--- design/flow/design.v ---
module p_datapath
	(clk, counter, data_ina, data_inb, data_rdy,key_ina, key_inb, cipher_out);
input clk, data_ina, data_inb;
input [1:0] data_rdy;
input [7:0] counter;
input [63:0] key_ina, key_inb;	
output [127:0] cipher_out;
wire [63:0] Xout_a, Xout_b, Yout_a, Yout_b;
data_share2 share_a(.clk(clk), .data_rdy(data_rdy), .counter(counter[0]), .data_in(data_ina), 
						 .key_in(key_ina), .X_out(Xout_a), .Y_out(Yout_a), .Y_in(Yout_b));				 
data_share2 share_b(.clk(clk), .data_rdy(data_rdy), .counter(counter[0]), .data_in(data_inb), 
						 .key_in(key_inb), .X_out(Xout_b), .Y_out(Yout_b), .Y_in(Yout_a));
wire [127:0] res1, res2;
reg sel1, sel2;
always @(*) begin
	if (134 <= counter) begin
		sel1 <= 1;
		sel2 <= 1;
	end
	else begin		
		sel1 <= 0;
		sel2 <= 0;
	end
end
quick_mux_128 SHARE_A_OUT_MUX_128( .in1({Xout_a, Yout_a}), .in2(128'd0), .out(res1), .sel(sel1) );
quick_mux_128 SHARE_B_OUT_MUX_128( .in1({Xout_b, Yout_b}), .in2(128'd0), .out(res2), .sel(sel2) );
assign cipher_out = res1 ^ res2;
endmodule  
module data_share2(clk, data_rdy, counter, data_in,key_in, X_out, Y_out, Y_in);
input clk, counter, data_in;
input [63:0] key_in;
input [1:0] data_rdy;	
input [63:0] Y_in;
output [63:0] X_out, Y_out;
reg [63:0] X, Y;
wire [63:0] XL1_1, XL2_1, XL8_1;
assign XL1_1 = {X[62:0], X[63]}; 
assign XL2_1 = {X[61:0], X[63:62]}; 
assign XL8_1 = {X[55:0], X[63:56]}; 
wire [63:0] YL1_1, YL8_2;
assign YL1_1 = {Y[62:0], Y[63]}; 
assign YL8_2 = {Y_in[55:0], Y_in[63:56]}; 
wire [63:0] sout1, sout2;
sub1 s1(Y, XL2_1, XL8_1, XL1_1, sout1);
sub1 s2(X, key_in, YL1_1, YL8_2, sout2);
always@(posedge clk)
begin
   if(data_rdy ==1) begin
		{X, Y} <= {data_in, X, Y[63:1]};
	end
	else if(data_rdy ==3) begin			
		if (counter == 1'b0) begin							
			X <= sout1 ;
			Y <= X;
		end
		else begin
			X <= sout2;
		end
	end
end
assign X_out = X;
assign Y_out = Y;
endmodule
module sub1(i1, i2, i3, i4, o1);
input [63:0] i1, i2, i3, i4;
output [63:0] o1;
wire [63:0] andout;
and4 a1(i3[3:0], i4[3:0], andout[3:0]);
and4 a2(i3[7:4], i4[7:4], andout[7:4]);
and4 a3(i3[11:8], i4[11:8], andout[11:8]);
and4 a4(i3[15:12], i4[15:12], andout[15:12]);
and4 a5(i3[19:16], i4[19:16], andout[19:16]);
and4 a6(i3[23:20], i4[23:20], andout[23:20]);
and4 a7(i3[27:24], i4[27:24], andout[27:24]);
and4 a8(i3[31:28], i4[31:28], andout[31:28]);
and4 a9(i3[35:32], i4[35:32], andout[35:32]);
and4 a10(i3[39:36], i4[39:36], andout[39:36]);
and4 a11(i3[43:40], i4[43:40], andout[43:40]);
and4 a12(i3[47:44], i4[47:44], andout[47:44]);
and4 a13(i3[51:48], i4[51:48], andout[51:48]);
and4 a14(i3[55:52], i4[55:52], andout[55:52]);
and4 a15(i3[59:56], i4[59:56], andout[59:56]);
and4 a16(i3[63:60], i4[63:60], andout[63:60]);
assign o1 = i1 ^ i2 ^ andout;
endmodule
module and4(a1, a2, andout);
input [3:0] a1,a2;
output [3:0] andout;
assign andout = a1 & a2;
endmodule
module quick_mux_128(in1, in2, out, sel);
input [127:0] in1,in2;
input sel;
output [127:0] out;
assign out = sel?(in1):in2;
endmodule	
`timescale 1ns / 1ps
module p_keysch10(clk, counter, data_in, data_rdy, key_out);
input clk, data_in;
input [1:0] data_rdy;
input [7:0] counter;
output [63:0] key_out;
reg [63:0] KX, KY;
localparam [0:67] Z = 68'b10101111011100000011010010011000101000010001111110010110110011101011;
localparam [63:0] c = 64'hfffffffffffffffc;
always@(posedge clk)
begin
	if(data_rdy == 2) begin
		{KX, KY} <= {data_in, KX, KY[63:1]};
	end
	else if(data_rdy == 3) begin
		if(counter[0] == 1'b1) begin
			KX <= c ^ Z[counter[7:1]] ^ KY ^ {KX[2:0],KX[63:3]} ^ {KX[3:0],KX[63:4]};
			KY <= KX;
		end
	end
end
assign key_out = KY ;
endmodule
`timescale 1ns / 1ps
module p_keysch11(clk, counter, data_in, data_rdy, key_out);
input clk, data_in;
input [1:0] data_rdy;
input [7:0] counter;
output [63:0] key_out;
reg [63:0] KX, KY;
always@(posedge clk)
begin
	if(data_rdy ==2) begin
		{KX, KY} <= {data_in, KX, KY[63:1]};
	end
	else if(data_rdy ==3) begin
		if(counter[0] == 1'b1) begin
			KX <= KY ^ {KX[2:0],KX[63:3]} ^ {KX[3:0],KX[63:4]};
			KY <= KX;
		end
	end
end
assign key_out = KY ;
endmodule
`timescale 1ns / 1ps
module simon2share(clk, data_ina, data_inb, data_rdy, cipher_out, Done);
input clk;
input data_ina, data_inb;
input [1:0] data_rdy;
output [127:0] cipher_out;
output reg Done;
reg [7:0] counter;
wire [63:0] keya, keyb;
always@(posedge clk)
begin
	if(data_rdy==0) begin
		counter <= 0;
	end
	else if(data_rdy ==3) begin			
		counter <= counter + 1;
	end
end
always @(posedge clk) begin
	if(data_rdy == 3 && (counter == 135))
		Done <= 1;			
	else
		Done <= 0;
end
p_datapath mydatapath(.clk(clk), .counter(counter), 
							 .data_ina(data_ina), .data_inb(data_inb),
							 .data_rdy(data_rdy), 
							 .key_ina(keya), .key_inb(keyb), 
							 .cipher_out(cipher_out));
p_keysch10 mykeysch_a(.clk(clk), .counter(counter), 
							 .data_in(data_ina), .data_rdy(data_rdy), .key_out(keya));
p_keysch11 mykeysch_b(.clk(clk), .counter(counter), 
							 .data_in(data_inb), .data_rdy(data_rdy), .key_out(keyb));						 
endmodule
--- design/flow/run.sh ---
#!/bin/bash
# the make line also repeats each setting of config.mk as NAME=value (left out here)
make -C /OpenROAD-flow-scripts/flow DESIGN_CONFIG=/design/flow/config.mk WORK_HOME=/design/flow/orfs CLKGATE_MAP_FILE= finish
--- design/flow/config.mk ---
export PLATFORM = sky130hd
export DESIGN_NAME = simon2share
export DESIGN_NICKNAME = simon2share
export VERILOG_FILES = /design/flow/design.v
export SDC_FILE = /design/flow/constraint.sdc
export NUM_CORES = 4
export LEC_CHECK = 0
export CAP_MARGIN = 20
export CORE_MARGIN = 2
export CORE_UTILIZATION = 71
export CTS_CLUSTER_SIZE = 37
export PLACE_DENSITY = 0.6
export SETUP_SLACK_MARGIN = 0.35
export SLEW_MARGIN = 20
--- design/flow/constraint.sdc ---
create_clock -name core_clock -period 2.6 [get_ports {clk}]
set_input_delay 0.5200 -clock core_clock [delete_from_list [all_inputs] [get_ports {clk}]]
set_output_delay 0.5200 -clock core_clock [all_outputs]
set_load 0.01 [all_outputs]
==> flow_metrics.tcl, run 1 <==
# flow metrics
set metrics [dict create \
    status "complete, but fails checks" \
    so.violations "negative setup slack" \
    p_comb_frac 0.402 \
    hold_viol_final 0 \
    pwr_density_cell_mw_per_mm2 1080 \
    combGateArea_mm2 0.0168 \
    power_leakage_uw 0.0142 \
    ys_sh_adder 0.00153 \
    syn-num-nets 3448 \
    coreArea_mm2 0.0454 \
    drt_pre_antenna_iters 6 \
    fin_ws_ps -275 \
    hold_path_class "primary input to register" \
    die_height_um 219 \
    initial_core_util 0.721 \
    final_cells 4192 \
    num_rows 78 \
    synthesis.area_mm2 0.0327 \
    yosysTopAreaCellShare 0.470 \
    powerClk_uw 7980 \
    insertion_delay_ps 630 \
    wl_per_cell_um 22.7 \
    die_area_mm2 0.0478 \
    ys_top_cells_by_count "nand2_1, xnor2_1, edfxtp_1, nor2_1, clkbuf_1" \
    rsz0062_at_grt "yes" \
    clock_skew_ps 29.1 \
    p_comb_uw 16700 \
    dieWidth_um 219 \
    clock_path_buffers 3 \
    clkTransAtPathRegs_ps 60 \
    flop_area_mm2 0.0156 \
    mux_share 0.0447 \
    crit_arrival_ps 2350 \
    yosysCellCount 3439 \
    remaining_drc_errors 0 \
    logic_family "XOR/XNOR gates" \
    rr_startpoint "counter[4]" \
    dr_total_vias 26100 \
    worst_pin_slew_ps 1090 \
    cts_root_buf "clkbuf_16" \
    async_flop_share 0 \
    synth-xor-area-share 0.242 \
    maxCapViolCount 0 \
    clock-sinks 521 \
    wl_um 95300 \
    slowest_delay_ps 360 \
    gp_congestion 0.938 \
    critPathKind "register to output pin" \
    vdd_ir_drop_max_v 0.000891 \
    r2r_end "mykeysch_a.KX[0]" \
    ys_ff 521 \
    crit_path_start "counter[5]" \
    port_buffers 133 \
    yosysUniqueCellTypes 40 \
    yosysMostFrequentCell "nand2_1" \
    regToRegSetupSlack_ps 460 \
    avgSynthCellArea_um2 9.51 \
    area_leaders "edfxtp_1, xnor2_1, nand2_1" \
    cts_tree "done" \
    crit_slowest_cell "nor4_4" \
    path_cells "nor4_4 -> nand2_2 -> nand2_4 -> buf_12 -> buf_12 -> buf_6 -> buf_12 -> buf_16 -> nor2_2 -> buf_2" \
    power_frac_clock 0.192 \
    syn-instance-count 3439 \
    avgViaCountPerCell 6.22 \
    path_common_cell "buf_12" \
    path_depth 10 \
    critPathMaxFanout 6 \
    fmaxAchievable_mhz 348 \
    fillers 2513 \
    ys_seq_share 0.476 \
    path_delay_family "buffers and inverters" \
    yosysWarnings 5 \
    synth-simple-area-share 0.139 \
    gr-total-overflow 0 \
    relSlewSlack 0.271 \
    p_sw_uw 16200 \
    slew_violations 0 \
    ys_sh_aoi 0.0641 \
    pwr-share-seq 0.406 \
    utilization 0.844 \
    hpwlAfterDp_um 62200 \
    period_needed_ps 2870 \
    r2r_cells 8 \
    hp-start "data_rdy[0]" \
    grt_pass1_wl_um 144000 \
    p_int_uw 25300 \
    ys_chip_area_mm2 0.0327 \
    setup_viol 128 \
    worstSetupEndpointType "output pin" \
    yosys_most_used_dff "edfxtp_1" \
    area_growth_pct 17.1 \
    fin_hold_ws_ps 231 \
    total_power_uw 41500 \
    endpoint "cipher_out[90]" \
    numCtsBuffers 56 \
    worstPathRequired_ps 2080 \
    antennaDiodeCount 0 \
    holdPathStages 3 \
    grt_start_max_net_pins 257 \
    openroad.warnings 37 \
    pin_count 134 \
    postCtsHoldBufs 0 \
    hold_end "counter[1]" \
    seq-power_uw 16900 \
    nets 3553 \
    switching_share 0.390 \
    grt_use_total 0.393 \
    start_kind "register" \
    yosysTopAreaCell "edfxtp_1" \
    antenna_found_initial 0 \
    synth-edff-count 512 \
    power_leader "sequential cells" \
    path_buffers 6 \
    grt_pass1_vias 25000 \
    drtAntennaViolNets 0 \
    place_inst 4042 \
    drtIter0Drc 3608 \
    finalClockPeriodUsage 1.11 \
    h-tree-depth 2 \
]
layout make-up:
type                       instances  area share
multi-input combinational       2636       0.438
sequential                       521       0.407
timing repair buffer             326      0.0884
clock buffer                      80      0.0416
tap                              600      0.0196
clock inverter                    26     0.00510
inverter                           3    0.000425
per-layer routing:
metal | up-vias | share of wire | GRT usage
met4 | 0 | 0.039 | 0.151
met5 | - | 0 | 0
li1 | 11500 | - | -
met2 | 1767 | 0.47 | 0.632
met3 | 297 | 0.12 | 0.0738
met1 | 12500 | 0.37 | 0.531
repair_timing:
item | in CTS | in global routing
gates resized | 524 | 121
pin swaps | 44 | 32
cloned | 10 | 3
buffers inserted | 18 | 13
setup endpoints to repair | 129 | 130
per-stage QoR:
stage          TNS (ps)  cell area (µm²)  worst slack, ps
6_report         -23810            38300             -275
2_1_floorplan  -1038050            33100            -2910
4_1_cts          -13610            37600             -205
3_5_place_dp      -47.8            35500            -22.1
3_3_place_gp          0            35500             41.2
5_1_grt          -30740            38300             -326
==> run 2: changes to the inputs <==
CAP_MARGIN = 0   (was 20)
CELL_PAD_IN_SITES_GLOBAL_PLACEMENT = 0   (was default)
CORE_UTILIZATION = 72   (was 71)
CTS_CLUSTER_DIAMETER = 323   (was default)
CTS_CLUSTER_SIZE = 14   (was 37)
HOLD_SLACK_MARGIN = -0.06   (was default)
MAX_ROUTING_LAYER = met5   (was default)
PLACE_DENSITY = 0.78   (was 0.6)
SETUP_SLACK_MARGIN = -0.15   (was 0.35)
clock period = 2.5 ns   (was 2.6 ns; I/O delays follow)
==> flow_metrics.tcl, run 2 <==
# flow metrics
set metrics [dict create \
    rsz0062_at_grt "yes" \
    wl_per_cell_um 22.6 \
    path_delay_family "buffers and inverters" \
    relSlewSlack 0.490 \
    critPathKind "register to output pin" \
    port_buffers 133 \
    clock_path_buffers 3 \
    hp-start "data_rdy[0]" \
    so.violations "negative setup slack" \
    die_area_mm2 0.0471 \
    yosysCellCount 3439 \
    pwr_density_cell_mw_per_mm2 1120 \
    avgViaCountPerCell 6.15 \
    vdd_ir_drop_max_v 0.000869 \
    insertion_delay_ps 590 \
    finalClockPeriodUsage 1.08 \
    power_frac_clock 0.156 \
    drtIter0Drc 3449 \
    r2r_cells 8 \
    power_leakage_uw 0.0137 \
    period_needed_ps 2690 \
    postCtsHoldBufs 0 \
    place_inst 4058 \
    hold_path_class "primary input to register" \
    yosys_most_used_dff "edfxtp_1" \
    p_comb_frac 0.426 \
    powerClk_uw 6360 \
    grt_pass1_vias 24800 \
    regToRegSetupSlack_ps 40 \
    synthesis.area_mm2 0.0327 \
    yosysMostFrequentCell "nand2_1" \
    grt_start_max_net_pins 128 \
    path_buffers 5 \
    hold_end "counter[0]" \
    synth-xor-area-share 0.242 \
    setup_viol 128 \
    nets 3541 \
    power_leader "combinational logic" \
    syn-num-nets 3448 \
    path_depth 9 \
    dieWidth_um 217 \
    openroad.warnings 34 \
    r2r_end "mykeysch_a.KX[0]" \
    mux_share 0.0447 \
    p_comb_uw 17400 \
    drt_pre_antenna_iters 6 \
    path_common_cell "buf_6" \
    area_leaders "edfxtp_1, xnor2_1, nand2_1" \
    ys_seq_share 0.476 \
    cts_root_buf "clkbuf_16" \
    coreArea_mm2 0.0451 \
    yosysTopAreaCell "edfxtp_1" \
    num_rows 78 \
    fmaxAchievable_mhz 372 \
    p_int_uw 25000 \
    async_flop_share 0 \
    fin_ws_ps -191 \
    crit_arrival_ps 2190 \
    worstSetupEndpointType "output pin" \
    antennaDiodeCount 0 \
    gp_congestion 0.926 \
    pin_count 134 \
    drtAntennaViolNets 0 \
    grt_pass1_wl_um 142000 \
    gr-total-overflow 0 \
    final_cells 4141 \
    crit_slowest_cell "nor4_4" \
    worst_pin_slew_ps 765 \
    area_growth_pct 11.8 \
    initial_core_util 0.725 \
    path_cells "nor4_4 -> nand2_2 -> nand2_4 -> buf_12 -> buf_16 -> buf_6 -> buf_6 -> nor2_1 -> buf_2" \
    holdPathStages 3 \
    endpoint "cipher_out[22]" \
    slew_violations 0 \
    crit_path_start "counter[5]" \
    clkTransAtPathRegs_ps 70 \
    die_height_um 217 \
    ys_top_cells_by_count "nand2_1, xnor2_1, edfxtp_1, nor2_1, clkbuf_1" \
    maxCapViolCount 0 \
    remaining_drc_errors 0 \
    pwr-share-seq 0.418 \
    clock_skew_ps 14.7 \
    cts_tree "done" \
    clock-sinks 521 \
    rr_startpoint "counter[3]" \
    antenna_found_initial 1 \
    h-tree-depth 2 \
    dr_total_vias 25400 \
    ys_sh_aoi 0.0641 \
    ys_chip_area_mm2 0.0327 \
    wl_um 93500 \
    status "complete, but fails checks" \
    critPathMaxFanout 6 \
    slowest_delay_ps 350 \
    ys_ff 521 \
    logic_family "XOR/XNOR gates" \
    synth-edff-count 512 \
    grt_use_total 0.392 \
    start_kind "register" \
    avgSynthCellArea_um2 9.51 \
    yosysTopAreaCellShare 0.470 \
    yosysUniqueCellTypes 40 \
    numCtsBuffers 43 \
    hold_viol_final 0 \
    hpwlAfterDp_um 63100 \
    ys_sh_adder 0.00153 \
    worstPathRequired_ps 2000 \
    synth-simple-area-share 0.139 \
    syn-instance-count 3439 \
    p_sw_uw 15800 \
    utilization 0.811 \
    yosysWarnings 5 \
    seq-power_uw 17100 \
    switching_share 0.388 \
]
-- run 2: area by class of cell --
type | instances | area [µm²]
flip-flops and latches | 521 | 15600
fillers | 2804 | 8520
inverters | 3 | 13.8
clock buffers | 53 | 1160
multi-input cells | 2636 | 16200
repair buffers | 327 | 2900
clock inverters | 1 | 16.3
well taps | 600 | 751
-- run 2: timing repair --
item	in CTS	in global routing
setup buffers	17	6
endpoints found under the setup margin	128	126
gates cloned	8	5
gates resized	422	87
pin swaps	4	4
-- run 2: layer usage --
metal / vias to the layer above / GRT usage / share of wire
met5: - / 0 / 0.000086
met4: 2 / 0.169 / 0.046
met3: 281 / 0.0794 / 0.11
met2: 1568 / 0.629 / 0.47
met1: 12200 / 0.521 / 0.37
li1: 11400 / - / -
-- run 2: through the flow --
stage | hold slack [ps] | area (µm²) | total power, µW | TNS, ps | setup slack, ps
3_3_place_gp | 577 | 35400 | 33300 | 0 | 112
3_5_place_dp | 598 | 35400 | 33900 | 0 | 25.4
2_1_floorplan | 553 | 32800 | 28900 | -1079370 | -2990
5_1_grt | 282 | 36600 | 42800 | -17640 | -244
4_1_cts | 255 | 36600 | 40400 | -18000 | -231
6_report | 287 | 36600 | 40800 | -11060 | -191
==> run 3: changes to the inputs <==
CAP_MARGIN = 15   (was 0)
CELL_PAD_IN_SITES_GLOBAL_PLACEMENT = default   (was 0)
CTS_CLUSTER_DIAMETER = default   (was 323)
CTS_CLUSTER_SIZE = 32   (was 14)
HOLD_SLACK_MARGIN = default   (was -0.06)
MAX_ROUTING_LAYER = met4   (was met5)
PLACE_DENSITY = default   (was 0.78)
PLACE_DENSITY_LB_ADDON = 0.0   (was default)
SETUP_SLACK_MARGIN = 0.74   (was -0.15)
clock period = 2.6 ns   (was 2.5 ns; I/O delays follow)
==> flow_metrics.tcl, run 3 <==
# flow metrics
set metrics [dict create \
    grt_pass1_wl_um 151000 \
    h-tree-depth 2 \
    final_cells 4221 \
    path_delay_family "buffers and inverters" \
    p_sw_uw 16900 \
    gp_congestion 0.961 \
    hold_end "counter[2]" \
    synthesis.area_mm2 0.0327 \
    hp-start "data_rdy[0]" \
    path_depth 10 \
    area_leaders "edfxtp_1, xnor2_1, nand2_1" \
    so.violations "negative setup slack" \
    clock_path_buffers 3 \
    synth-simple-area-share 0.139 \
    dieWidth_um 217 \
    numCtsBuffers 56 \
    pwr_density_cell_mw_per_mm2 1090 \
    crit_slowest_cell "dfxtp_4" \
    endpoint "cipher_out[79]" \
    drt_pre_antenna_iters 6 \
    fin_ws_ps -267 \
    drtIter0Drc 4428 \
    grt_pass1_vias 25900 \
    yosysTopAreaCellShare 0.470 \
    ys_sh_aoi 0.0641 \
    powerClk_uw 8200 \
    place_inst 4071 \
    rsz0062_at_grt "yes" \
    grt_use_total 0.430 \
    num_rows 78 \
    setup_viol 129 \
    maxCapViolCount 0 \
    area_growth_pct 19.6 \
    crit_arrival_ps 2350 \
    remaining_drc_errors 0 \
    path_cells "ha_4 -> o21ai_4 -> nand2_4 -> nand2_8 -> buf_12 -> buf_6 -> buf_12 -> buf_16 -> nor2_1 -> buf_2" \
    clock_skew_ps 20.0 \
    pin_count 134 \
    initial_core_util 0.725 \
    wl_um 102000 \
    die_height_um 217 \
    yosysTopAreaCell "edfxtp_1" \
    power_leader "combinational logic" \
    fmaxAchievable_mhz 349 \
    cts_root_buf "clkbuf_16" \
    slowest_delay_ps 420 \
    finalClockPeriodUsage 1.10 \
    async_flop_share 0 \
    r2r_end "mykeysch_a.KX[0]" \
    regToRegSetupSlack_ps -10 \
    r2r_cells 8 \
    ys_chip_area_mm2 0.0327 \
    gr-total-overflow 0 \
    worst_pin_slew_ps 884 \
    hold_viol_final 0 \
    critPathKind "register to output pin" \
    fin_hold_ws_ps 263 \
    crit_path_start "counter[0]" \
    clkTransAtPathRegs_ps 60 \
    port_buffers 133 \
    start_kind "register" \
    rr_startpoint "counter[3]" \
    slew_violations 0 \
    avgSynthCellArea_um2 9.51 \
    synth-xor-area-share 0.242 \
    switching_share 0.396 \
    fillers 2221 \
    cts_tree "done" \
    yosysUniqueCellTypes 40 \
    insertion_delay_ps 630 \
    nets 3585 \
    yosys_most_used_dff "edfxtp_1" \
    hold_path_class "primary input to register" \
    p_comb_frac 0.418 \
    yosysWarnings 5 \
    vdd_ir_drop_max_v 0.000804 \
    relSlewSlack 0.411 \
    ys_sh_adder 0.00153 \
    avgViaCountPerCell 6.37 \
    yosysMostFrequentCell "nand2_1" \
    worstSetupEndpointType "output pin" \
    pwr-share-seq 0.390 \
    dr_total_vias 26900 \
    holdPathStages 2 \
    ys_top_cells_by_count "nand2_1, xnor2_1, edfxtp_1, nor2_1, clkbuf_1" \
    status "complete, but fails checks" \
    openroad.warnings 35 \
    power_frac_clock 0.192 \
    coreArea_mm2 0.0451 \
    period_needed_ps 2870 \
    drtAntennaViolNets 0 \
    yosysCellCount 3439 \
    logic_family "XOR/XNOR gates" \
    p_int_uw 25700 \
    ys_seq_share 0.476 \
    antenna_found_initial 0 \
    synth-edff-count 512 \
    grt_start_max_net_pins 129 \
    syn-num-nets 3448 \
    power_leakage_uw 0.0144 \
    syn-instance-count 3439 \
    postCtsHoldBufs 0 \
    clock-sinks 521 \
    path_buffers 5 \
    worstPathRequired_ps 2080 \
    mux_share 0.0447 \
    seq-power_uw 16600 \
    wl_per_cell_um 24.2 \
    hpwlAfterDp_um 64000 \
    antennaDiodeCount 0 \
    path_common_cell "buf_12" \
    p_comb_uw 17800 \
    die_area_mm2 0.0471 \
    critPathMaxFanout 5 \
    ys_ff 521 \
]
## run 3: what timing repair did
action | 4_1_cts | 5_1_grt
buffers inserted | 31 | 4
hold endpoints to repair | 0 | 0
pin swaps | 39 | 24
setup endpoints to repair | 154 | 132
resized | 685 | 97
cloned | 11 | 1
## run 3: layer usage
metal | routed length (µm) | GRT usage | vias to the layer above
met4 | 5250 | 0.197 | 0
li1 | - | - | 11500
met1 | 36300 | 0.566 | 12800
met2 | 48200 | 0.666 | 2137
met3 | 12400 | 0.0633 | 433
met5 | 0 | - | -
## run 3: area by class of cell
cell class / instances / area, µm² / share of cell area
inverter: 3 / 18.8 / 0.000480
sequential: 521 / 15600 / 0.398
tap: 600 / 751 / 0.0192
multi-input combinational: 2636 / 17000 / 0.434
timing repair buffer: 358 / 3980 / 0.102
clock inverter: 32 / 333 / 0.00851
clock buffer: 71 / 1480 / 0.0378
## run 3: per-stage QoR
stage	total power (µW)	instance area [µm²]	util	setup TNS, ps	worst slack [ps]
floorplan	28100	33400	-	-1037560	-2910
global placement	32200	36000	0.799	0	170
detailed placement	32900	36000	0.799	0	68.7
CTS	41500	38600	0.856	-13490	-186
global route	44300	39100	0.867	-25400	-282
finish	42600	39100	0.867	-23010	-267
==> run 4: changes to the inputs <==
CAP_MARGIN = 20   (was 15)
CORE_UTILIZATION = 58   (was 72)
CTS_CLUSTER_SIZE = default   (was 32)
MAX_ROUTING_LAYER = default   (was met4)
PLACE_DENSITY = 0.6   (was default)
PLACE_DENSITY_LB_ADDON = default   (was 0.0)
SETUP_SLACK_MARGIN = 0.61   (was 0.74)
clock period = 3.43 ns   (was 2.6 ns; I/O delays follow)
==> flow_metrics.tcl, run 4 <==
# flow metrics
set metrics [dict create \
    status "complete, no violations" \
    p_comb_frac 0.358 \
    remaining_drc_errors 0 \
    yosysWarnings 5 \
    period_needed_ps 3120 \
    rsz0062_at_grt "yes" \
    switching_share 0.378 \
    p_sw_uw 11500 \
    antenna_found_initial 0 \
    worst_pin_slew_ps 1070 \
    die_height_um 241 \
    area_growth_pct 14.9 \
    syn-num-nets 3448 \
    path_depth 13 \
    drt_pre_antenna_iters 6 \
    numCtsBuffers 57 \
    start_kind "register" \
    ys_ff 521 \
    wl_per_cell_um 21.4 \
    wl_um 91400 \
    avgSynthCellArea_um2 9.51 \
    yosys_most_used_dff "edfxtp_1" \
    p_comb_uw 10800 \
    drtIter0Drc 2411 \
    gp_congestion 0.878 \
    insertion_delay_ps 620 \
    clkTransAtPathRegs_ps 60 \
    placed_area_mm2 0.0348 \
    openroad.warnings 35 \
    nets 3476 \
    syn-instance-count 3439 \
    pwr-share-seq 0.443 \
    cts_root_buf "clkbuf_16" \
    yosysMostFrequentCell "nand2_1" \
    num_rows 87 \
    holdPathStages 3 \
    grt_pass1_vias 22600 \
    critPathMaxFanout 7 \
    vdd_ir_drop_max_v 0.000455 \
    postCtsHoldBufs 0 \
    final_cell_area_mm2 0.0376 \
    crit_slowest_cell "dfxtp_4" \
    slowest_delay_ps 380 \
    clock_skew_ps 24.0 \
    utilization 0.670 \
    drtAntennaViolNets 0 \
    synth-simple-area-share 0.139 \
    h-tree-depth 2 \
    logic_family "XOR/XNOR gates" \
    hold_viol_final 0 \
    area_leaders "edfxtp_1, xnor2_1, nand2_1" \
    avgViaCountPerCell 5.64 \
    endpoint "cipher_out[13]" \
    initial_core_util 0.583 \
    dieWidth_um 241 \
    path_delay_family "buffers and inverters" \
    coreArea_mm2 0.0561 \
    r2r_end "mykeysch_a.KX[0]" \
    regToRegSetupSlack_ps 870 \
    power_leakage_uw 0.0148 \
    grt_pass1_wl_um 136000 \
    ys_sh_aoi 0.0641 \
    path_cells "inv_4 -> ha_4 -> o21ai_2 -> nand2_2 -> nand2_4 -> buf_12 -> buf_6 -> buf_8 -> buf_4 -> buf_16 -> buf_6 -> nor2_2 -> buf_2" \
    power_frac_clock 0.199 \
    mux_share 0.0447 \
    async_flop_share 0 \
    dr_total_vias 24100 \
    fin_hold_ws_ps 391 \
    ys_top_cells_by_count "nand2_1, xnor2_1, edfxtp_1, nor2_1, clkbuf_1" \
    ys_chip_area_mm2 0.0327 \
    finalClockPeriodUsage 0.911 \
    hp-start "data_rdy[0]" \
    die_area_mm2 0.0583 \
    port_buffers 133 \
    p_int_uw 18800 \
    crit_arrival_ps 2440 \
    fillers 4458 \
    seq-power_uw 13400 \
    total_power_uw 30300 \
    worstSetupEndpointType "output pin" \
    fmaxAchievable_mhz 320 \
    powerClk_uw 6030 \
    pre_cts_ws_ps 536 \
    hold_end "counter[1]" \
    clock-sinks 521 \
    critPathKind "register to output pin" \
    combGateArea_mm2 0.0163 \
    ys_sh_adder 0.00153 \
    pwr_density_cell_mw_per_mm2 806 \
    ys_seq_share 0.476 \
    setup_viol 0 \
    slew_violations 0 \
    rr_startpoint "counter[3]" \
    worstPathRequired_ps 2740 \
    yosysCellCount 3439 \
    path_buffers 8 \
    grt_start_max_net_pins 168 \
    r2r_cells 8 \
    cts_tree "done" \
    synthesis.area_mm2 0.0327 \
    pin_count 134 \
    crit_path_start "counter[0]" \
    yosysTopAreaCellShare 0.470 \
    hpwlAfterDp_um 61900 \
    yosysUniqueCellTypes 40 \
    gr-total-overflow 0 \
    synth-edff-count 512 \
    grt_use_total 0.307 \
    fin_ws_ps 305 \
    flop_area_mm2 0.0156 \
    relSlewSlack 0.289 \
    hold_path_class "primary input to register" \
    clock_path_buffers 3 \
    synth-xor-area-share 0.242 \
    power_leader "sequential cells" \
    yosysTopAreaCell "edfxtp_1" \
    antennaDiodeCount 0 \
    maxCapViolCount 0 \
    path_common_cell "buf_6" \
]
[run 4: metrics by stage]
step	TNS [ps]	cells
2_1_floorplan	-928760	3439
3_3_place_gp	0	4120
3_5_place_dp	0	4120
4_1_cts	0	4240
5_1_grt	0	4269
6_report	0	4269
[run 4: timing repair]
item                                   CTS  global route
cloned                                   4             8
pin swaps                                1            26
buffers inserted                        11            21
resized                                 83           265
endpoints found under the hold margin    0             0
setup endpoints to repair              128           128
[run 4: final cells by class]
type                    count  area share
repair buffers            248      0.0772
multi-input cells        2636       0.435
clock buffers              71      0.0405
clock inverters            34     0.00683
flip-flops and latches    521       0.415
well taps                 756      0.0252
inverters                   3    0.000366
[run 4: per-layer routing]
metal / GRT usage / vias up / wire length (µm)
met5: 0 / - / 0
met4: 0.0758 / 0 / 2300
met3: 0.0419 / 153 / 7300
met2: 0.499 / 1013 / 43000
met1: 0.435 / 11600 / 38700
li1: - / 11300 / -
==> run 5: changes to the inputs <==
ABC_AREA = 1   (was default)
CAP_MARGIN = 30   (was 20)
CELL_PAD_IN_SITES_GLOBAL_PLACEMENT = 2   (was default)
CORE_MARGIN = 9   (was 2)
CORE_UTILIZATION = 65   (was 58)
CTS_CLUSTER_DIAMETER = 22   (was default)
CTS_CLUSTER_SIZE = 91   (was default)
GPL_TIMING_DRIVEN = 0   (was default)
PLACE_DENSITY = default   (was 0.6)
SETUP_SLACK_MARGIN = 0.83   (was 0.61)
SLEW_MARGIN = 25   (was 20)
TNS_END_PERCENT = 70   (was default)
clock period = 4.19 ns   (was 3.43 ns; I/O delays follow)
==> flow_metrics.tcl, run 5 <==
# implementation run metrics
set metrics [dict create \
    status "aborted with a tool error" \
    stop_stage "global placement without I/O" \
    error_line "[ERROR GPL-0301] Utilization 120.553 % exceeds 100%." \
    mux_share 0 \
    ys_sh_aoi 0.137 \
    area_leaders "edfxtp_1, nand2_1, xor2_1" \
    yosysTopAreaCell "edfxtp_1" \
    ys_sh_adder 0.00150 \
    synth-simple-area-share 0.189 \
    initial_core_util 0.663 \
    logic_family "simple AND/OR/NAND/NOR gates" \
    ys_seq_share 0.465 \
    synthesis.area_mm2 0.0335 \
    die_area_mm2 0.0600 \
    yosysTopAreaCellShare 0.460 \
    yosysWarnings 5 \
    syn-instance-count 3986 \
    ys_ff 521 \
    ys_chip_area_mm2 0.0335 \
    async_flop_share 0 \
    synth-xor-area-share 0.135 \
    dieWidth_um 245 \
    synth-edff-count 512 \
    yosysCellCount 3986 \
    yosys_most_used_dff "edfxtp_1" \
    avgSynthCellArea_um2 8.39 \
    ys_top_cells_by_count "nand2_1, edfxtp_1, xor2_1, inv_1, o21ai_0" \
    yosysMostFrequentCell "nand2_1" \
    num_rows 82 \
    coreArea_mm2 0.0505 \
    die_height_um 245 \
    yosysUniqueCellTypes 35 \
    syn-num-nets 3995 \
]
==> run 6: changes to the inputs <==
ABC_AREA = default   (was 1)
CAP_MARGIN = 40   (was 30)
CELL_PAD_IN_SITES_GLOBAL_PLACEMENT = default   (was 2)
CORE_MARGIN = 2   (was 9)
CORE_UTILIZATION = 72   (was 65)
CTS_CLUSTER_DIAMETER = 26   (was 22)
CTS_CLUSTER_SIZE = 37   (was 91)
GPL_TIMING_DRIVEN = default   (was 0)
PLACE_DENSITY = 0.6   (was default)
SETUP_SLACK_MARGIN = 0.35   (was 0.83)
SLEW_MARGIN = 20   (was 25)
TNS_END_PERCENT = default   (was 70)
clock period = 2.6 ns   (was 4.19 ns; I/O delays follow)
==> flow_metrics.tcl, run 6 <==
# flow metrics
set metrics [dict create \
    cts_root_buf "clkbuf_16" \
    regToRegSetupSlack_ps -290 \
    ys_top_cells_by_count "nand2_1, xnor2_1, edfxtp_1, nor2_1, clkbuf_1" \
    drtIter0Drc 7886 \
    vdd_ir_drop_max_v 0.000988 \
    maxCapViolCount 0 \
    critPathMaxFanout 7 \
    r2r_cells 18 \
    setup_viol 384 \
    clkTransAtPathRegs_ps 50 \
    flop_area_mm2 0.0156 \
    status "complete, but fails checks" \
    hpwlAfterDp_um 64300 \
    so.violations "negative setup slack" \
    clock_skew_ps 32.3 \
    drt_pre_antenna_iters 15 \
    postCtsHoldBufs 0 \
    pin_count 134 \
    ys_chip_area_mm2 0.0327 \
    ys_seq_share 0.476 \
    combGateArea_mm2 0.0168 \
    h-tree-depth 4 \
    die_area_mm2 0.0471 \
    die_height_um 217 \
    area_growth_pct 30.3 \
    dr_total_vias 32500 \
    numCtsBuffers 139 \
    holdPathStages 2 \
    slew_violations 0 \
    ys_sh_aoi 0.0641 \
    insertion_delay_ps 750 \
    yosysWarnings 5 \
    p_comb_uw 20400 \
    yosysUniqueCellTypes 40 \
    synth-xor-area-share 0.242 \
    cts_tree "done" \
    initial_core_util 0.725 \
    grt_use_total 0.479 \
    yosysTopAreaCell "edfxtp_1" \
    clock-sinks 521 \
    slowest_delay_ps 1140 \
    grt_pass1_vias 28800 \
    hold_path_class "primary input to register" \
    hold_end "counter[3]" \
    wl_um 142000 \
    port_buffers 133 \
    relSlewSlack 0.0885 \
    p_comb_frac 0.366 \
    placed_area_mm2 0.0357 \
    r2r_end "mykeysch_a.KY[41]" \
    num_rows 78 \
    grt_start_max_net_pins 257 \
    openroad.warnings 38 \
    syn-num-nets 3448 \
    antenna_found_initial 1 \
    drtAntennaViolNets 0 \
    pre_cts_ws_ps 125 \
    path_buffers 1 \
    synth-simple-area-share 0.139 \
    remaining_drc_errors 0 \
    power_frac_clock 0.317 \
    p_int_uw 33100 \
    hp-start "data_rdy[0]" \
    avgSynthCellArea_um2 9.51 \
    dieWidth_um 217 \
    syn-instance-count 3439 \
    ys_ff 521 \
    synthesis.area_mm2 0.0327 \
    yosysTopAreaCellShare 0.470 \
    rr_startpoint "counter[0]" \
    power_leader "combinational logic" \
    start_kind "register" \
    path_delay_family "XOR/XNOR gates" \
    gr-total-overflow 0 \
    fin_hold_ws_ps 185 \
    fillers 1223 \
    logic_family "XOR/XNOR gates" \
    pwr-share-seq 0.317 \
    rsz0062_at_grt "yes" \
    gp_congestion 0.978 \
    worstPathRequired_ps 2080 \
    period_needed_ps 3220 \
    endpoint "cipher_out[124]" \
    fmaxAchievable_mhz 310 \
    avgViaCountPerCell 7.34 \
    path_cells "xnor2_1 -> nor2_4 -> buf_6" \
    path_depth 3 \
    grt_pass1_wl_um 170000 \
    critPathKind "register to output pin" \
    power_leakage_uw 0.0162 \
    clock_path_buffers 3 \
    async_flop_share 0 \
    seq-power_uw 17600 \
    hold_viol_final 0 \
    mux_share 0.0447 \
    ys_sh_adder 0.00153 \
    yosys_most_used_dff "edfxtp_1" \
    area_leaders "edfxtp_1, xnor2_1, nand2_1" \
    yosysCellCount 3439 \
    finalClockPeriodUsage 1.24 \
    final_cell_area_mm2 0.0426 \
    synth-edff-count 512 \
    pwr_density_cell_mw_per_mm2 1310 \
    worstSetupEndpointType "output pin" \
    crit_path_start "mydatapath.share_a.X[60]" \
    crit_slowest_cell "xnor2_1" \
    nets 3719 \
    fin_ws_ps -622 \
    wl_per_cell_um 32.2 \
    powerClk_uw 17600 \
    p_sw_uw 22600 \
    switching_share 0.406 \
    crit_arrival_ps 2700 \
    worst_pin_slew_ps 1360 \
    yosysMostFrequentCell "nand2_1" \
    coreArea_mm2 0.0451 \
]
==> run 6: metrics by stage <==
step,utilization,std cells,total power [µW],setup TNS (ps)
final,0.945,4424,55700,-88100
after global routing,0.945,4422,56100,-91970
after CTS,0.908,4364,50900,-26180
after detailed placement,0.792,4066,32600,0
after global placement,0.792,4066,31900,0
after floorplan,-,3439,27900,-1038050
==> run 6: area by class of cell <==
cell class / instances / area share
tap: 600 / 0.0176
timing repair buffer: 409 / 0.112
antenna: 2 / 0.000117
multi-input combinational: 2636 / 0.395
sequential: 521 / 0.365
inverter: 3 / 0.000323
clock buffer: 165 / 0.0874
clock inverter: 88 / 0.0213
==> run 6: timing repair <==
action	CTS	global route
pin swaps	34	58
cloned	8	29
gates resized	498	272
setup buffers	37	29
setup endpoints to repair	129	386
==> run 6: per-layer routing <==
layer	track usage	wire (µm)	vias up
met4	0.296	17300	2
met5	0	88	-
met2	0.751	59400	4295
met3	0.146	24300	1677
met1	0.582	41300	14600
li1	-	-	11900
==> run 7: changes to the inputs <==
ABC_AREA = 1   (was default)
CAP_MARGIN = 15   (was 40)
CELL_PAD_IN_SITES_GLOBAL_PLACEMENT = 0   (was default)
CORE_UTILIZATION = 70   (was 72)
CTS_CLUSTER_DIAMETER = 236   (was 26)
CTS_CLUSTER_SIZE = 15   (was 37)
MAX_ROUTING_LAYER = met4   (was default)
PLACE_DENSITY = 0.37   (was 0.6)
SETUP_SLACK_MARGIN = -0.12   (was 0.35)
clock period = 1.26 ns   (was 2.6 ns; I/O delays follow)
==> flow_metrics.tcl, run 7 <==
# flow metrics
set metrics [dict create \
    status "complete, but fails checks" \
    so.violations "negative setup slack" \
    yosysTopAreaCell "edfxtp_1" \
    gp_congestion 1.02 \
    clock-sinks 521 \
    avgViaCountPerCell 6.46 \
    ys_chip_area_mm2 0.0335 \
    yosysMostFrequentCell "nand2_1" \
    period_needed_ps 2750 \
    power_leader "combinational logic" \
    hold_end "mydatapath.share_a.X[3]" \
    drtAntennaViolNets 0 \
    fin_ws_ps -1490 \
    ys_seq_share 0.465 \
    r2r_end "mykeysch_a.KX[0]" \
    switching_share 0.406 \
    coreArea_mm2 0.0474 \
    total_power_uw 73400 \
    relSlewSlack 0.534 \
    dieWidth_um 223 \
    finalClockPeriodUsage 2.18 \
    port_buffers 133 \
    seq-power_uw 28900 \
    r2r_cells 15 \
    p_comb_frac 0.437 \
    maxCapViolCount 0 \
    power_leakage_uw 0.0180 \
    wl_um 116000 \
    h-tree-depth 2 \
    vdd_ir_drop_max_v 0.00161 \
    antenna_found_initial 1 \
    p_int_uw 43600 \
    final_cell_area_mm2 0.0404 \
    async_flop_share 0 \
    synth-edff-count 512 \
    powerClk_uw 12400 \
    hold_viol_final 0 \
    grt_use_total 0.450 \
    synthesis.area_mm2 0.0335 \
    setup_viol 1021 \
    path_depth 10 \
    worstPathRequired_ps 1010 \
    ys_sh_aoi 0.137 \
    p_sw_uw 29800 \
    synth-xor-area-share 0.135 \
    dr_total_vias 32700 \
    ys_top_cells_by_count "nand2_1, edfxtp_1, xor2_1, inv_1, o21ai_0" \
    power_frac_clock 0.169 \
    die_height_um 223 \
    utilization 0.851 \
    p_comb_uw 32000 \
    yosysTopAreaCellShare 0.460 \
    logic_family "simple AND/OR/NAND/NOR gates" \
    yosysUniqueCellTypes 35 \
    hp-start "data_rdy[0]" \
    numCtsBuffers 40 \
    area_leaders "edfxtp_1, nand2_1, xor2_1" \
    pwr-share-seq 0.394 \
    clkTransAtPathRegs_ps 80 \
    yosysWarnings 5 \
    drt_pre_antenna_iters 10 \
    crit_arrival_ps 2500 \
    mux_share 0 \
    syn-num-nets 3995 \
    slowest_delay_ps 390 \
    holdPathStages 2 \
    ys_sh_adder 0.00150 \
    avgSynthCellArea_um2 8.39 \
    fmaxAchievable_mhz 364 \
    placed_area_mm2 0.0387 \
    yosys_most_used_dff "edfxtp_1" \
    slew_violations 0 \
    critPathMaxFanout 5 \
    initial_core_util 0.705 \
    clock_skew_ps 15.3 \
    endpoint "cipher_out[34]" \
    path_cells "ha_4 -> inv_4 -> o31ai_4 -> a21oi_4 -> buf_12 -> buf_12 -> buf_8 -> buf_8 -> nor3b_2 -> buf_2" \
    insertion_delay_ps 580 \
    clock_path_buffers 3 \
    cts_tree "done" \
    remaining_drc_errors 0 \
    path_delay_family "buffers and inverters" \
    pre_cts_ws_ps -1050 \
    pin_count 134 \
    regToRegSetupSlack_ps -720 \
    gr-total-overflow 0 \
    cts_root_buf "clkbuf_16" \
    die_area_mm2 0.0496 \
    num_rows 80 \
    grt_pass1_vias 31000 \
    start_kind "register" \
    worst_pin_slew_ps 700 \
    grt_start_max_net_pins 139 \
    syn-instance-count 3986 \
    worstSetupEndpointType "output pin" \
    path_buffers 6 \
    drtIter0Drc 5265 \
    postCtsHoldBufs 0 \
    rr_startpoint "counter[5]" \
    openroad.warnings 39 \
    ys_ff 521 \
    yosysCellCount 3986 \
    grt_pass1_wl_um 169000 \
    nets 4448 \
    hpwlAfterDp_um 78700 \
    synth-simple-area-share 0.189 \
    pwr_density_cell_mw_per_mm2 1820 \
    rsz0062_at_grt "yes" \
    critPathKind "register to output pin" \
    wl_per_cell_um 23.0 \
    fin_hold_ws_ps 51.0 \
    area_growth_pct 20.6 \
    hold_path_class "primary input to register" \
    crit_slowest_cell "dfxtp_4" \
    crit_path_start "counter[0]" \
]
[run 7: metrics by stage]
stage                     setup TNS, ps  instances
after global placement          -615610       4972
after detailed placement        -648920       4972
final                           -446070       5063
after floorplan                -1738920       3986
after global routing            -455100       5061
after CTS                       -354000       5033
[run 7: final cells by class]
class	count	area, µm²
clock buffer	47	1050
clock inverter	1	30.0
inverter	311	1190
fill	2554	7090
multi-input combinational	2869	15900
tap	615	769
sequential	521	15600
timing repair buffer	696	5860
antenna	3	7.51
[run 7: timing repair]
action	CTS	global route
endpoints found under the setup margin	694	900
pin swaps	10	26
setup buffers	12	18
cloned	1	13
gates resized	333	279
[run 7: metal layers]
metal  vias to the layer above  GRT usage  share of wire
li1                      14100          -              -
met1                     15100      0.559           0.34
met2                      2866      0.711           0.45
met3                       624     0.0856           0.13
met5                         -          -              0
met4                         0      0.223          0.068
==> run 8: changes to the inputs <==
CAP_MARGIN = 20   (was 15)
CELL_PAD_IN_SITES_GLOBAL_PLACEMENT = default   (was 0)
CORE_UTILIZATION = 72   (was 70)
CTS_CLUSTER_DIAMETER = 29   (was 236)
CTS_CLUSTER_SIZE = 50   (was 15)
MAX_ROUTING_LAYER = default   (was met4)
PLACE_DENSITY = default   (was 0.37)
PLACE_DENSITY_LB_ADDON = 0.28   (was default)
SETUP_SLACK_MARGIN = 0.39   (was -0.12)
clock period = 2.52 ns   (was 1.26 ns; I/O delays follow)
==> flow_metrics.tcl, run 8 <==
# flow metrics
set metrics [dict create \
    fin_ws_ps -381 \
    grt_use_total 0.493 \
    critPathKind "register to output pin" \
    yosysCellCount 3986 \
    critPathMaxFanout 12 \
    coreArea_mm2 0.0456 \
    path_buffers 3 \
    placed_area_mm2 0.0359 \
    dr_total_vias 33900 \
    drt_pre_antenna_iters 19 \
    relSlewSlack 0.369 \
    synthesis.area_mm2 0.0335 \
    avgViaCountPerCell 7.03 \
    yosysMostFrequentCell "nand2_1" \
    hpwlAfterDp_um 68600 \
    openroad.warnings 37 \
    fmaxAchievable_mhz 345 \
    status "complete, but fails checks" \
    holdPathStages 3 \
    pre_cts_ws_ps 11.4 \
    period_needed_ps 2900 \
    path_delay_family "buffers and inverters" \
    ys_sh_adder 0.00150 \
    endpoint "cipher_out[83]" \
    clock_skew_ps 40.1 \
    grt_busiest_layer "met2" \
    nets 4133 \
    path_cells "nor2_4 -> nand3_4 -> nand2_4 -> o31ai_4 -> a21oi_4 -> buf_12 -> buf_4 -> a21oi_1 -> dlygate4sd2_1" \
    crit_slowest_cell "dfxtp_2" \
    crit_arrival_ps 2400 \
    final_cells 4822 \
    r2r_end "mydatapath.share_a.X[34]" \
    vdd_ir_drop_max_v 0.000822 \
    crit_path_start "counter[4]" \
    power_frac_clock 0.339 \
    setup_tns_ps -33370 \
    grtUsageMet3 0.188 \
    worstPathRequired_ps 2020 \
    grt_pass1_wl_um 182000 \
    worst_pin_slew_ps 947 \
    insertion_delay_ps 690 \
    setup_viol 128 \
    p_comb_uw 13200 \
    grt_pass1_vias 32500 \
    finalClockPeriodUsage 1.15 \
    async_flop_share 0 \
    place_inst 4591 \
    slew_violations 0 \
    synth-simple-area-share 0.189 \
    regToRegSetupSlack_ps 400 \
    ys_top_cells_by_count "nand2_1, edfxtp_1, xor2_1, inv_1, o21ai_0" \
    yosys_most_used_dff "edfxtp_1" \
    p_sw_uw 17500 \
    ys_chip_area_mm2 0.0335 \
    antennaDiodeCount 0 \
    port_buffers 133 \
    met2_usage 0.751 \
    drtIter0Drc 7856 \
    clock-sinks 521 \
    antenna_found_initial 3 \
    powerClk_uw 15200 \
    power_leader "sequential cells" \
    start_kind "register" \
    logic_family "simple AND/OR/NAND/NOR gates" \
    grt_start_max_net_pins 181 \
    wl_per_cell_um 25.5 \
    drtAntennaViolNets 0 \
    ys_sh_aoi 0.137 \
    ys_seq_share 0.465 \
    seq-power_uw 16400 \
    hold_end "counter[3]" \
    syn-instance-count 3986 \
    rsz0062_at_grt "yes" \
    gr-total-overflow 0 \
    cts_root_buf "clkbuf_16" \
    clock_path_buffers 3 \
    power_leakage_uw 0.0172 \
    yosysTopAreaCell "edfxtp_1" \
    avgSynthCellArea_um2 8.39 \
    remaining_drc_errors 0 \
    so.violations "negative setup slack" \
    ys_ff 521 \
    pin_count 134 \
    rr_startpoint "counter[0]" \
    r2r_cells 6 \
    pwr_density_cell_mw_per_mm2 1120 \
    yosysUniqueCellTypes 35 \
    pwr-share-seq 0.366 \
    grtUsageMet1 0.576 \
    switching_share 0.391 \
    final_cell_area_mm2 0.0398 \
    die_height_um 220 \
    h-tree-depth 3 \
    p_comb_frac 0.295 \
    area_leaders "edfxtp_1, nand2_1, xor2_1" \
    path_depth 9 \
    gp_congestion 1.01 \
    maxCapViolCount 0 \
    synth-edff-count 512 \
    yosysWarnings 5 \
    yosysTopAreaCellShare 0.460 \
    hold_path_class "primary input to register" \
    dieWidth_um 220 \
    initial_core_util 0.734 \
    combGateArea_mm2 0.0157 \
    total_power_uw 44800 \
    hp-start "data_rdy[0]" \
    fillers 1912 \
    cts_tree "done" \
    worstSetupEndpointType "output pin" \
    area_growth_pct 19.0 \
    slowest_delay_ps 320 \
    die_area_mm2 0.0482 \
    syn-num-nets 3995 \
    numCtsBuffers 113 \
    num_rows 78 \
    flop_area_mm2 0.0156 \
    synth-xor-area-share 0.135 \
    clkTransAtPathRegs_ps 40 \
    mux_share 0 \
    wl_um 123000 \
    hold_viol_final 0 \
    p_int_uw 27200 \
]
run 8: final cells by class:
class	instances	area share
multi-input combinational	2869	0.394
sequential	521	0.391
clock buffer	128	0.0735
timing repair buffer	308	0.0698
inverter	311	0.0296
clock inverter	85	0.0232
tap	600	0.0188
run 8: repair_timing:
item,4_1_cts,5_1_grt
setup endpoints to repair,167,168
pin swaps,2,3
gates resized,437,48
setup buffers,11,2
hold buffers,0,0
cloned,4,1
run 8: through the flow:
step,util,hold slack (ps)
2_1_floorplan,-,470
3_3_place_gp,0.788,498
3_5_place_dp,0.788,504
4_1_cts,0.871,217
5_1_grt,0.874,241
6_report,0.874,220
run 8: layer usage:
layer | up-vias | wire (µm)
met1 | 15100 | 36700
met2 | 3944 | 52900
met4 | 6 | 11500
met3 | 1267 | 21900
li1 | 13500 | -
met5 | - | 99
==> run 9: changes to the inputs <==
ABC_AREA = default   (was 1)
CAP_MARGIN = 0   (was 20)
CTS_CLUSTER_DIAMETER = default   (was 29)
CTS_CLUSTER_SIZE = 14   (was 50)
PLACE_DENSITY_LB_ADDON = 0.14   (was 0.28)
SETUP_SLACK_MARGIN = 0.71   (was 0.39)
clock period = 2.5 ns   (was 2.52 ns; I/O delays follow)
==> flow_metrics.tcl, run 9 <==
# flow metrics
set metrics [dict create \
    fillers 1965 \
    crit_arrival_ps 2460 \
    grt_use_total 0.430 \
    drtAntennaViolNets 0 \
    r2r_end "mykeysch_a.KX[0]" \
    p_int_uw 27200 \
    setup_viol 128 \
    yosysTopAreaCellShare 0.470 \
    drtIter0Drc 4874 \
    ys_ff 521 \
    antennaDiodeCount 0 \
    status "complete, but fails checks" \
    die_area_mm2 0.0471 \
    postCtsHoldBufs 0 \
    slowest_delay_ps 410 \
    area_growth_pct 22.4 \
    grt_pass1_wl_um 156000 \
    ys_sh_aoi 0.0641 \
    p_comb_frac 0.420 \
    rr_startpoint "counter[4]" \
    p_sw_uw 18300 \
    path_cells "inv_8 -> ha_4 -> o21ai_2 -> nand2_2 -> nand2_4 -> buf_12 -> buf_12 -> buf_6 -> buf_6 -> buf_16 -> buf_6 -> nor2_1 -> buf_2" \
    clock-sinks 521 \
    path_delay_family "buffers and inverters" \
    fin_ws_ps -458 \
    maxCapViolCount 0 \
    h-tree-depth 2 \
    area_leaders "edfxtp_1, xnor2_1, nand2_1" \
    ys_seq_share 0.476 \
    openroad.warnings 34 \
    dr_total_vias 27900 \
    dieWidth_um 217 \
    power_frac_clock 0.199 \
    num_rows 78 \
    ys_sh_adder 0.00153 \
    hpwlAfterDp_um 62700 \
    gr-total-overflow 0 \
    yosysTopAreaCell "edfxtp_1" \
    hp-start "data_rdy[0]" \
    nets 3652 \
    wl_per_cell_um 25.1 \
    crit_path_start "counter[0]" \
    critPathMaxFanout 4 \
    pin_count 134 \
    syn-num-nets 3448 \
    switching_share 0.402 \
    synth-simple-area-share 0.139 \
    ys_top_cells_by_count "nand2_1, xnor2_1, edfxtp_1, nor2_1, clkbuf_1" \
    avgSynthCellArea_um2 9.51 \
    power_leader "combinational logic" \
    so.violations "negative setup slack" \
    path_buffers 8 \
    vdd_ir_drop_max_v 0.00142 \
    synth-xor-area-share 0.242 \
    worst_pin_slew_ps 966 \
    hold_viol_final 0 \
    clkTransAtPathRegs_ps 60 \
    insertion_delay_ps 630 \
    p_comb_uw 19100 \
    remaining_drc_errors 0 \
    endpoint "cipher_out[8]" \
    die_height_um 217 \
    rsz0062_at_grt "yes" \
    cts_root_buf "clkbuf_16" \
    mux_share 0.0447 \
    pwr_density_cell_mw_per_mm2 1140 \
    slew_violations 0 \
    coreArea_mm2 0.0451 \
    seq-power_uw 17400 \
    grt_start_max_net_pins 130 \
    gp_congestion 0.936 \
    yosys_most_used_dff "edfxtp_1" \
    placed_area_mm2 0.0363 \
    yosysCellCount 3439 \
    relSlewSlack 0.356 \
    pwr-share-seq 0.381 \
    period_needed_ps 2960 \
    syn-instance-count 3439 \
    holdPathStages 3 \
    fmaxAchievable_mhz 338 \
    power_leakage_uw 0.0149 \
    flop_area_mm2 0.0156 \
    wl_um 108000 \
    yosysUniqueCellTypes 40 \
    worstSetupEndpointType "output pin" \
    final_cell_area_mm2 0.0400 \
    finalClockPeriodUsage 1.18 \
    clock_path_buffers 3 \
    critPathKind "register to output pin" \
    hold_end "counter[1]" \
    hold_path_class "primary input to register" \
    yosysWarnings 5 \
    combGateArea_mm2 0.0170 \
    logic_family "XOR/XNOR gates" \
    powerClk_uw 9050 \
    worstPathRequired_ps 2000 \
    regToRegSetupSlack_ps 330 \
    synthesis.area_mm2 0.0327 \
    initial_core_util 0.725 \
    ys_chip_area_mm2 0.0327 \
    path_common_cell "buf_6" \
    clock_skew_ps 24.2 \
    avgViaCountPerCell 6.51 \
    numCtsBuffers 56 \
    yosysMostFrequentCell "nand2_1" \
    path_depth 13 \
    drt_pre_antenna_iters 8 \
    async_flop_share 0 \
    antenna_found_initial 1 \
    start_kind "register" \
    crit_slowest_cell "dfxtp_4" \
    fin_hold_ws_ps 219 \
    grt_pass1_vias 26900 \
    r2r_cells 8 \
    port_buffers 133 \
    cts_tree "done" \
    synth-edff-count 512 \
]
run 9: area by class of cell:
cell class,count,area share
clock inverter,38,0.0118
multi-input combinational,2636,0.426
inverter,3,0.000594
clock buffer,65,0.0369
timing repair buffer,425,0.117
sequential,521,0.389
tap,600,0.0188
run 9: layer usage:
layer  up-vias  track usage  wire [µm]  share of wire
met4         0        0.230       7020          0.065
met3       650       0.0970      14400           0.13
li1      11700            -          -              -
met5         -            0          0              0
met2      2496        0.684      50100           0.47
met1     13100        0.552      36100           0.34
run 9: metrics by stage:
step | util | setup slack, ps | setup TNS, ps | std cells | total power [µW]
6_report | 0.888 | -458 | -39400 | 4288 | 45500
5_1_grt | 0.888 | -504 | -43690 | 4288 | 47100
4_1_cts | 0.870 | -489 | -36670 | 4248 | 43900
3_5_place_dp | 0.804 | -15.2 | -15.2 | 4074 | 34300
3_3_place_gp | 0.804 | 0.382 | 0 | 4074 | 33400
2_1_floorplan | - | -2990 | -1070840 | 3439 | 29300
run 9: repair_timing:
| action | in CTS | in global routing |
|---|---|---|
| gates cloned | 13 | 1 |
| resized | 472 | 277 |
| setup endpoints to repair | 282 | 242 |
| setup buffers | 58 | 39 |
| pin swaps | 12 | 32 |
==> run 10: changes to the inputs <==
CAP_MARGIN = 20   (was 0)
CORE_UTILIZATION = 68   (was 72)
CTS_CLUSTER_SIZE = 97   (was 14)
PLACE_DENSITY = 0.6   (was default)
PLACE_DENSITY_LB_ADDON = default   (was 0.14)
SETUP_SLACK_MARGIN = default   (was 0.71)
clock period = 2.99 ns   (was 2.5 ns; I/O delays follow)
==> flow_metrics.tcl, run 10 <==
# flow metrics
set metrics [dict create \
    status "complete, no violations" \
    coreArea_mm2 0.0476 \
    holdPathStages 2 \
    path_depth 8 \
    synth-edff-count 512 \
    dieWidth_um 223 \
    path_buffers 3 \
    path_cells "ha_2 -> o21ai_0 -> nand2_1 -> nand2_4 -> buf_12 -> buf_12 -> nor2_1 -> clkdlybuf4s15_1" \
    postCtsHoldBufs 0 \
    yosysTopAreaCellShare 0.470 \
    grt_start_max_net_pins 164 \
    p_comb_frac 0.370 \
    total_power_uw 34300 \
    wl_um 85200 \
    path_common_cell "buf_12" \
    power_leakage_uw 0.0154 \
    pin_count 134 \
    cts_tree "done" \
    regToRegSetupSlack_ps 410 \
    antenna_found_initial 0 \
    num_rows 80 \
    hold_end "counter[3]" \
    pwr-share-seq 0.438 \
    dr_total_vias 24200 \
    avgSynthCellArea_um2 9.51 \
    setup_viol 0 \
    h-tree-depth 2 \
    logic_family "XOR/XNOR gates" \
    synthesis.area_mm2 0.0327 \
    insertion_delay_ps 620 \
    synth-simple-area-share 0.139 \
    period_needed_ps 2880 \
    worst_pin_slew_ps 1080 \
    async_flop_share 0 \
    relSlewSlack 0.281 \
    yosysCellCount 3439 \
    drtIter0Drc 2644 \
    clkTransAtPathRegs_ps 60 \
    remaining_drc_errors 0 \
    slew_violations 0 \
    ys_top_cells_by_count "nand2_1, xnor2_1, edfxtp_1, nor2_1, clkbuf_1" \
    wl_per_cell_um 20.9 \
    area_growth_pct 12.4 \
    critPathKind "register to output pin" \
    clock_skew_ps 23.9 \
    drtAntennaViolNets 0 \
    rsz0062_at_grt "no" \
    ys_chip_area_mm2 0.0327 \
    ys_seq_share 0.476 \
    yosysWarnings 5 \
    p_sw_uw 12900 \
    hpwlAfterDp_um 58900 \
    yosysMostFrequentCell "nand2_1" \
    powerClk_uw 6580 \
    rr_startpoint "counter[3]" \
    ys_sh_adder 0.00153 \
    clock-sinks 521 \
    fmaxAchievable_mhz 348 \
    die_height_um 223 \
    hp-start "data_rdy[0]" \
    synth-xor-area-share 0.242 \
    power_leader "sequential cells" \
    worstSetupEndpointType "output pin" \
    drt_pre_antenna_iters 6 \
    critPathMaxFanout 17 \
    worstPathRequired_ps 2390 \
    initial_core_util 0.686 \
    setup_tns_ps 0 \
    openroad.warnings 36 \
    yosysUniqueCellTypes 40 \
    clock_path_buffers 3 \
    r2r_cells 8 \
    ys_sh_aoi 0.0641 \
    cts_root_buf "clkbuf_16" \
    grt_use_total 0.341 \
    grt_pass1_wl_um 134000 \
    port_buffers 133 \
    ys_ff 521 \
    avgViaCountPerCell 5.94 \
    syn-num-nets 3448 \
    p_int_uw 21400 \
    syn-instance-count 3439 \
    gp_congestion 0.918 \
    crit_slowest_cell "dfxtp_4" \
    antennaDiodeCount 0 \
    maxCapViolCount 0 \
    yosysTopAreaCell "edfxtp_1" \
    grt_pass1_vias 23700 \
    crit_path_start "counter[0]" \
    hold_path_class "primary input to register" \
    r2r_end "mykeysch_a.KX[0]" \
    gr-total-overflow 0 \
    endpoint "cipher_out[43]" \
    start_kind "register" \
    die_area_mm2 0.0499 \
    pwr_density_cell_mw_per_mm2 932 \
    power_frac_clock 0.192 \
    finalClockPeriodUsage 0.962 \
    hold_viol_final 0 \
    numCtsBuffers 56 \
    yosys_most_used_dff "edfxtp_1" \
    mux_share 0.0447 \
    nets 3434 \
    switching_share 0.376 \
    path_delay_family "buffers and inverters" \
    vdd_ir_drop_max_v 0.000601 \
    slowest_delay_ps 380 \
    seq-power_uw 15000 \
    crit_arrival_ps 2280 \
    area_leaders "edfxtp_1, xnor2_1, nand2_1" \
    p_comb_uw 12700 \
]
## run 10: final cells by class
cell class / count / area, µm²
Multi-Input combinational cell: 2636 / 16100
Fill cell: 3268 / 10900
Sequential cell: 521 / 15600
Inverter: 3 / 11.3
Clock inverter: 28 / 184
Clock buffer: 69 / 1490
Tap cell: 615 / 769
Timing Repair Buffer: 207 / 2610
## run 10: routing by layer
metal | vias to the layer above | routed length [µm] | global-route usage
met4 | 0 | 2610 | 0.119
met5 | - | 0 | 0
met3 | 173 | 7520 | 0.0532
met1 | 11700 | 34500 | 0.469
li1 | 11200 | - | -
met2 | 1173 | 40500 | 0.556
## run 10: stage by stage
| step | instance area, µm² | cells | setup WS (ps) | util | hold WS, ps |
|---|---|---|---|---|---|
| 2_1_floorplan | 32700 | 3439 | -2600 | - | 553 |
| 3_3_place_gp | 34600 | 3978 | 193 | 0.727 | 572 |
| 3_5_place_dp | 34600 | 3978 | 98.4 | 0.727 | 608 |
| 4_1_cts | 36300 | 4075 | -167 | 0.763 | 312 |
| 5_1_grt | 36800 | 4079 | 3.23 | 0.772 | 331 |
| 6_report | 36800 | 4079 | 114 | 0.772 | 338 |
## run 10: timing repair
item / CTS / global route
setup endpoints to repair: 128 / 128
pin swaps: 0 / 0
gates cloned: 0 / 2
gates resized: 11 / 134
buffers inserted: 0 / 2
==> run 11: changes to the inputs <==
ABC_AREA = 1   (was default)
CAP_MARGIN = 15   (was 20)
CELL_PAD_IN_SITES_GLOBAL_PLACEMENT = 0   (was default)
CORE_ASPECT_RATIO = 1.06   (was default)
CORE_UTILIZATION = 70   (was 68)
CTS_CLUSTER_DIAMETER = 383   (was default)
CTS_CLUSTER_SIZE = 15   (was 97)
MAX_ROUTING_LAYER = met4   (was default)
PLACE_DENSITY = 0.77   (was 0.6)
SETUP_SLACK_MARGIN = 0.51   (was default)
clock period = 1.82 ns   (was 2.99 ns; I/O delays follow)
==> flow_metrics.tcl, run 11 <==
# flow metrics
set metrics [dict create \
    syn-instance-count 3986 \
    synth-simple-area-share 0.189 \
    path_depth 9 \
    fillers 2889 \
    final_cell_area_mm2 0.0390 \
    path_delay_family "buffers and inverters" \
    die_height_um 229 \
    switching_share 0.400 \
    so.violations "negative setup slack" \
    dieWidth_um 216 \
    dr_total_vias 31100 \
    r2r_cells 6 \
    clock_skew_ps 14.8 \
    holdPathStages 3 \
    area_leaders "edfxtp_1, nand2_1, xor2_1" \
    openroad.warnings 37 \
    avgSynthCellArea_um2 8.39 \
    wl_per_cell_um 21.7 \
    yosysTopAreaCellShare 0.460 \
    crit_path_start "counter[4]" \
    grt_use_total 0.433 \
    port_buffers 133 \
    drtIter0Drc 4689 \
    crit_slowest_cell "dfxtp_2" \
    nets 4332 \
    yosysWarnings 5 \
    worstPathRequired_ps 1460 \
    ys_sh_adder 0.00150 \
    wl_um 107000 \
    area_growth_pct 16.7 \
    seq-power_uw 20000 \
    coreArea_mm2 0.0472 \
    ys_chip_area_mm2 0.0335 \
    ys_sh_aoi 0.137 \
    fmaxAchievable_mhz 372 \
    status "complete, but fails checks" \
    cts_tree "done" \
    crit_arrival_ps 2320 \
    mux_share 0 \
    regToRegSetupSlack_ps -280 \
    insertion_delay_ps 590 \
    critPathMaxFanout 30 \
    grt_start_max_net_pins 140 \
    h-tree-depth 2 \
    pin_count 134 \
    yosysCellCount 3986 \
    cts_root_buf "clkbuf_16" \
    fin_ws_ps -867 \
    slew_violations 0 \
    yosys_most_used_dff "edfxtp_1" \
    hpwlAfterDp_um 76800 \
    r2r_end "mydatapath.share_b.X[14]" \
    power_leakage_uw 0.0173 \
    hold_viol_final 0 \
    drt_pre_antenna_iters 8 \
    initial_core_util 0.709 \
    finalClockPeriodUsage 1.48 \
    ys_top_cells_by_count "nand2_1, edfxtp_1, xor2_1, inv_1, o21ai_0" \
    yosysMostFrequentCell "nand2_1" \
    slowest_delay_ps 340 \
    gr-total-overflow 0 \
    fin_hold_ws_ps 127 \
    p_comb_frac 0.421 \
    p_int_uw 29500 \
    clock_path_buffers 3 \
    ys_ff 521 \
    worst_pin_slew_ps 866 \
    worstSetupEndpointType "output pin" \
    remaining_drc_errors 0 \
    critPathKind "register to output pin" \
    pre_cts_ws_ps -581 \
    vdd_ir_drop_max_v 0.00110 \
    placed_area_mm2 0.0380 \
    power_leader "combinational logic" \
    synthesis.area_mm2 0.0335 \
    powerClk_uw 8500 \
    yosysUniqueCellTypes 35 \
    setup_viol 187 \
    grt_pass1_vias 29900 \
    maxCapViolCount 0 \
    relSlewSlack 0.423 \
    num_rows 82 \
    die_area_mm2 0.0496 \
    ys_seq_share 0.465 \
    pwr_density_cell_mw_per_mm2 1260 \
    gp_congestion 1.04 \
    grt_pass1_wl_um 163000 \
    final_cells 4960 \
    avgViaCountPerCell 6.26 \
    synth-xor-area-share 0.135 \
    period_needed_ps 2690 \
    clkTransAtPathRegs_ps 60 \
    p_sw_uw 19700 \
    antenna_found_initial 0 \
    drtAntennaViolNets 0 \
    hp-start "data_rdy[0]" \
    pwr-share-seq 0.407 \
    start_kind "register" \
    logic_family "simple AND/OR/NAND/NOR gates" \
    yosysTopAreaCell "edfxtp_1" \
    antennaDiodeCount 0 \
    path_buffers 3 \
    hold_end "counter[3]" \
    endpoint "cipher_out[113]" \
    place_inst 4894 \
    rr_startpoint "counter[0]" \
    clock-sinks 521 \
    async_flop_share 0 \
    p_comb_uw 20700 \
    power_frac_clock 0.173 \
    hold_path_class "primary input to register" \
    synth-edff-count 512 \
    numCtsBuffers 40 \
    rsz0062_at_grt "yes" \
    syn-num-nets 3995 \
    total_power_uw 49200 \
    path_cells "nor2_4 -> nand3_4 -> nand2_4 -> o31ai_4 -> a21oi_4 -> buf_4 -> buf_12 -> a21oi_1 -> buf_2" \
]
run 11: final cells by class:
type / instances / area [µm²] / area share
tap: 630 / 788 / 0.0202
multi-input combinational: 2869 / 15700 / 0.403
inverter: 311 / 1180 / 0.0302
timing repair buffer: 580 / 4700 / 0.120
clock inverter: 1 / 30.0 / 0.000769
clock buffer: 48 / 1050 / 0.0270
sequential: 521 / 15600 / 0.399
run 11: routing by layer:
metal	vias to the layer above	GRT usage	share of wire
met1	14600	0.540	0.35
met3	432	0.0760	0.12
met4	0	0.198	0.055
met2	2202	0.693	0.47
li1	13900	-	-
met5	-	-	0
run 11: metrics by stage:
step / TNS [ps] / util
2_1_floorplan: -1417910 / -
3_3_place_gp: -156980 / 0.806
3_5_place_dp: -212430 / 0.806
4_1_cts: -128480 / 0.825
5_1_grt: -115600 / 0.827
6_report: -100370 / 0.827
run 11: what timing repair did:
item                                    4_1_cts  5_1_grt
buffers inserted                              3       10
gates resized                               255      245
gates cloned                                  1        3
hold endpoints to repair                      0        0
hold buffers                                  0        0
pin swaps                                     4        1
endpoints found under the setup margin      985     1020
No activity file was given, so power comes from the tool's default toggle rates.
